==> flow/design.v <==
module fpadder (output logic [31:0] sum, output logic ready,
                input logic [31:0] a, input logic clock, nreset);
    logic [31:0] m,n;       
    logic [1:0] exp;
	logic sign; 
    logic adding, stopOp, infNum, abSum, notNum, bigNum;    
	logic [7:0] exp_m, exp_n;        						  
	logic [22:0] manti_m, manti_n;						 
	logic [23:0] manti_m2, manti_n2, manti_m1, manti_n1;	 
	logic sign_m, sign_n;		 
    assign sign_m = m[31];
    assign sign_n = n[31];
    assign exp_m = {m[30:23]};
    assign exp_n = {n[30:23]};
    assign manti_m = {m[22:0]};
    assign manti_n = {n[22:0]};
	assign manti_m2 = {1'b1, manti_m};
	assign manti_n2 = {1'b1, manti_n};
	always_comb 
      begin
        notNum = (exp_m == 255 & manti_m != 0) || (exp_n == 255 & manti_n != 0);  
		bigNum = (exp_m == 255 & manti_m == 0) || (exp_n == 255 & manti_n == 0);
      end 
    always_comb 
      begin
        exp = (exp_m > exp_n)? 2'b10 : (exp_m < exp_n)? 2'b01 : 2'b00;
        sign = (sign_m == sign_n)? '1 : '0;
      end
    always_comb
      begin
          if (exp == 2'b10) begin
            manti_n1 = manti_n2 >> (exp_m - exp_n);       
			manti_m1 = manti_m2;  
			end
          else if (exp == 2'b01) begin
            manti_m1 = manti_m2 >> (exp_n - exp_m);
			manti_n1 = manti_n2;	
			end
          else begin
			manti_m1 = manti_m2; 
			manti_n1 = manti_n2;	
			end
      end                                                
    logic [24:0] manti_m3, manti_n3, sum_manti;
    logic [7:0]  sum_exp;
    logic sum_sign;
    assign manti_m3 = {1'b0, manti_m1[23:0]};
    assign manti_n3 = {1'b0, manti_n1[23:0]};
    always_ff @(posedge clock, negedge nreset)      
      if(!nreset) begin
      	sum_manti <= 0;
        sum_exp <= 0; 
        sum_sign <= 0; end
      else if (adding == '1) begin	 
        if (sign == '1) begin               
        sum_manti <= (manti_n3 + manti_m3);    
		sum_exp <= (exp ==  2'b10)? exp_m : exp_n;
        sum_sign <= sign_m; end
        else if (sign == '0 & exp == 2'b10) begin
      	sum_manti <= manti_m3 - manti_n3;
		sum_exp <= exp_m; 
        sum_sign <= sign_m; end
        else if (sign == '0 & exp == 2'b01) begin
      	sum_manti <= manti_n3 - manti_m3;
      	sum_exp <= exp_n; 
        sum_sign <= sign_n; end
        else if (sign == '0 & exp == 2'b00) begin
       	sum_manti <= (manti_m3 > manti_n3)? (manti_m3 - manti_n3) : (manti_m3 < manti_n3)? (manti_n3 - manti_m3) : 25'h1000000;
      	sum_exp <= (manti_m3 > manti_n3)? exp_m : (manti_m3 < manti_n3)? exp_n : 8'h0; 
        sum_sign <= (manti_m3 > manti_n3)? sign_m : (manti_m3 < manti_n3)? sign_n : '0; end 	end
	  else if (stopOp == 1) begin
		sum_manti[24:23] <= 2'b01;
		sum_manti[22:0] <= 23'h7fffff;
      	sum_exp <= 8'hff; 
        sum_sign <= '0; end
	  else if (infNum == 1) begin
		if (sign == 1) begin			 
			sum_manti[24:23] <= 2'b01;
			sum_manti[22:0] <= 0;
			sum_exp <= 8'hff; 
			sum_sign <= sign_m; end	
		else begin						 
			sum_manti[24:23] <= 2'b01;
			sum_manti[22:0] <= 0;
			sum_exp <= (exp == 2'b0) ? 8'h0 : 8'hff; 
			sum_sign <= (exp == 2'b10)? sign_m : (exp == 2'b01)? sign_n : 1'b0; end	end				
      always_ff @(posedge clock, negedge nreset)
		if(!nreset)
			sum <= 0;
		else if(abSum == 1) begin
        if (sum_manti[24] == 1)	begin 
			if (sum_exp == 254)						 
				sum <= {sum_sign, 8'hff, 23'b0};      
			else if (sum_exp == 0 & sum_manti[22:0] == 0)
				sum <= 0;
			else 
				sum <= {sum_sign, sum_exp + 8'b1, sum_manti[23:1]}; end			
        else begin
			if (sum_manti[23] == 1)
			sum <= {sum_sign, sum_exp, sum_manti[22:0]};  
			else if (sum_manti[22] == 1)
			sum <= {sum_sign, (sum_exp - 8'h1), sum_manti[21:0], 1'b0}; 
			else if (sum_manti[21] == 1)
			sum <= {sum_sign, (sum_exp - 8'h2), sum_manti[20:0], 2'b0};
			else if (sum_manti[20] == 1)
			sum <= {sum_sign, (sum_exp - 8'h3), sum_manti[19:0], 3'b0};
			else if (sum_manti[19] == 1)
			sum <= {sum_sign, (sum_exp - 8'h4), sum_manti[18:0], 4'b0};
			else if (sum_manti[18] == 1)
			sum <= {sum_sign, (sum_exp - 8'h5), sum_manti[17:0], 5'b0}; 
			else if (sum_manti[17] == 1)
			sum <= {sum_sign, (sum_exp - 8'h6), sum_manti[16:0], 6'b0};
			else if (sum_manti[16] == 1)
			sum <= {sum_sign, (sum_exp - 8'h7), sum_manti[15:0], 7'b0};
			else if (sum_manti[15] == 1)
			sum <= {sum_sign, (sum_exp - 8'h8), sum_manti[14:0], 8'b0};
			else if (sum_manti[14] == 1)
			sum <= {sum_sign, (sum_exp - 8'h9), sum_manti[13:0], 9'b0}; 
			else if (sum_manti[13] == 1)
			sum <= {sum_sign, (sum_exp - 8'ha), sum_manti[12:0], 10'b0};
			else if (sum_manti[12] == 1)
			sum <= {sum_sign, (sum_exp - 8'hb), sum_manti[11:0], 11'b0};
			else if (sum_manti[11] == 1)
			sum <= {sum_sign, (sum_exp - 8'hc), sum_manti[10:0], 12'b0};
			else if (sum_manti[10] == 1)
			sum <= {sum_sign, (sum_exp - 8'hd), sum_manti[9:0], 13'b0}; 
			else if (sum_manti[9] == 1)
			sum <= {sum_sign, (sum_exp - 8'he), sum_manti[8:0], 14'b0};
			else if (sum_manti[8] == 1)
			sum <= {sum_sign, (sum_exp - 8'hf), sum_manti[7:0], 15'b0};
			else if (sum_manti[7] == 1)
			sum <= {sum_sign, (sum_exp - 8'h10), sum_manti[6:0], 16'b0};
			else if (sum_manti[6] == 1)
			sum <= {sum_sign, (sum_exp - 8'h11), sum_manti[5:0], 17'b0};
			else if (sum_manti[5] == 1)
			sum <= {sum_sign, (sum_exp - 8'h12), sum_manti[4:0], 18'b0};
			else if (sum_manti[4] == 1)
			sum <= {sum_sign, (sum_exp - 8'h13), sum_manti[3:0], 19'b0};
			else if (sum_manti[3] == 1)
			sum <= {sum_sign, (sum_exp - 8'h14), sum_manti[2:0], 20'b0}; 
			else if (sum_manti[2] == 1)
			sum <= {sum_sign, (sum_exp - 8'h15), sum_manti[1:0], 21'b0};
			else if (sum_manti[1] == 1)
			sum <= {sum_sign, (sum_exp - 8'h16), sum_manti[0], 22'b0};
			else if (sum_manti[0] == 1)
			sum <= {sum_sign, (sum_exp - 8'h17), 23'b0};
			end
			end
	enum {start, loadN1, loadN2, pred, asblSum, stop} state;
    always_ff @(posedge clock, negedge nreset)
    	if(!nreset)begin
    		state <= start;
			m <= 0;
			n <= 0;
			ready <= 0;
			infNum <= 0;
			stopOp <= 0;
			adding <= 0;
			abSum <= 0;  end
    	else begin
			ready <= 0;
			infNum <= 0;
			stopOp <= 0;
			adding <= 0;
			abSum <= 0;
			case(state)
				start:begin
					state <= loadN1; end
				loadN1:begin
					n <= a;
					state <= loadN2; end
				loadN2:begin
					m <= a;
					state <= pred; end
				pred: begin
					state <= asblSum;
					if (!notNum & bigNum)
						infNum <= 1;
					else if (notNum)
						stopOp <= 1;
					else
						adding <= 1; end
				asblSum:begin
					state <= stop;
					abSum <= 1; end
				stop:begin
					ready <= 1;
					state <= start; end				
            endcase
			end		
endmodule
make LEC_CHECK=0 CAP_MARGIN=40 CELL_PAD_IN_SITES_GLOBAL_PLACEMENT=0 CORE_MARGIN=2 CORE_UTILIZATION=54 GPL_ROUTABILITY_DRIVEN=1 HOLD_SLACK_MARGIN=0.29 MIN_ROUTING_LAYER=met1 SETUP_SLACK_MARGIN=-0.95 SLEW_MARGIN=20 TNS_END_PERCENT=40 finish   # period 11.8 ns
run.sh (not shown) runs the stock make flow with config.mk's settings and CLKGATE_MAP_FILE=.
The starting point passed the timing, DRC and antenna checks.
Then changed:
==> flow/config.mk (replaced) <==
export PLATFORM = sky130hd
export DESIGN_NAME = fpadder
export DESIGN_NICKNAME = fpadder
export VERILOG_FILES = /design/flow/design.v
export SDC_FILE = /design/flow/constraint.sdc
export NUM_CORES = 4
export LEC_CHECK = 0
export CAP_MARGIN = 20
export CORE_MARGIN = 2
export CORE_UTILIZATION = 64
export SETUP_SLACK_MARGIN = 3.43
export SLEW_MARGIN = 20
==> flow/constraint.sdc (replaced) <==
create_clock -name core_clock -period 13.6 [get_ports {clock}]
set_input_delay 2.7200 -clock core_clock [delete_from_list [all_inputs] [get_ports {clock}]]
set_output_delay 2.7200 -clock core_clock [all_outputs]
set_load 0.01 [all_outputs]
What happened: Wire length goes down slightly. Final area goes down slightly. Non-clock buffer count falls by 17. Count of clock-buffer cells in the layout drops by 1. Clock power goes down by a little under a tenth. Synthesized cell count does not change. Final cell count falls by a few percent.
Then changed:
--- a/flow/config.mk
+++ b/flow/config.mk
@@ -9,4 +9,7 @@
 export CORE_MARGIN = 2
-export CORE_UTILIZATION = 64
-export SETUP_SLACK_MARGIN = 3.43
+export CORE_UTILIZATION = 66
+export HOLD_SLACK_MARGIN = -0.08
+export MAX_ROUTING_LAYER = met4
+export SETUP_SLACK_MARGIN = 1.73
 export SLEW_MARGIN = 20
+export TNS_END_PERCENT = 75
==> flow/constraint.sdc (replaced) <==
create_clock -name core_clock -period 6.84 [get_ports {clock}]
set_input_delay 1.3680 -clock core_clock [delete_from_list [all_inputs] [get_ports {clock}]]
set_output_delay 1.3680 -clock core_clock [all_outputs]
set_load 0.01 [all_outputs]
Outcome:
- With this change the flow finished but fails on negative setup slack
- maximum frequency came out higher by 26%
- power came out higher by 110%
- cell area is higher by 16%
- critical path depth goes up by 5
- area after synthesis is unchanged
Then changed:
==> flow/config.mk (replaced) <==
export PLATFORM = sky130hd
export DESIGN_NAME = fpadder
export DESIGN_NICKNAME = fpadder
export VERILOG_FILES = /design/flow/design.v
export SDC_FILE = /design/flow/constraint.sdc
export NUM_CORES = 4
export LEC_CHECK = 0
export CAP_MARGIN = 15
export CORE_MARGIN = 2
export CORE_UTILIZATION = 70
export CTS_CLUSTER_SIZE = 36
export HOLD_SLACK_MARGIN = -0.05
export SETUP_SLACK_MARGIN = 3.43
export SLEW_MARGIN = 20
==> flow/constraint.sdc (replaced) <==
create_clock -name core_clock -period 11.8 [get_ports {clock}]
set_input_delay 2.3600 -clock core_clock [delete_from_list [all_inputs] [get_ports {clock}]]
set_output_delay 2.3600 -clock core_clock [all_outputs]
set_load 0.01 [all_outputs]
Now the flow went through all stages and came out clean.
Power fell by 44%.
Sequential cell count stays the same.
First-iteration DRC count fell by 15%.
Hold slack improved by 0.0083 ns.
Clock-buffer cell count fell by 2.
Final cell count fell by 6.4%.
Area after synthesis is unchanged.
Die size fell by 5.6%.
Wire length fell by 11%.
Sequential power fell by 42%.
Worst setup slack improved by 4.1 ns.
Power and IR drop assume default switching activity.
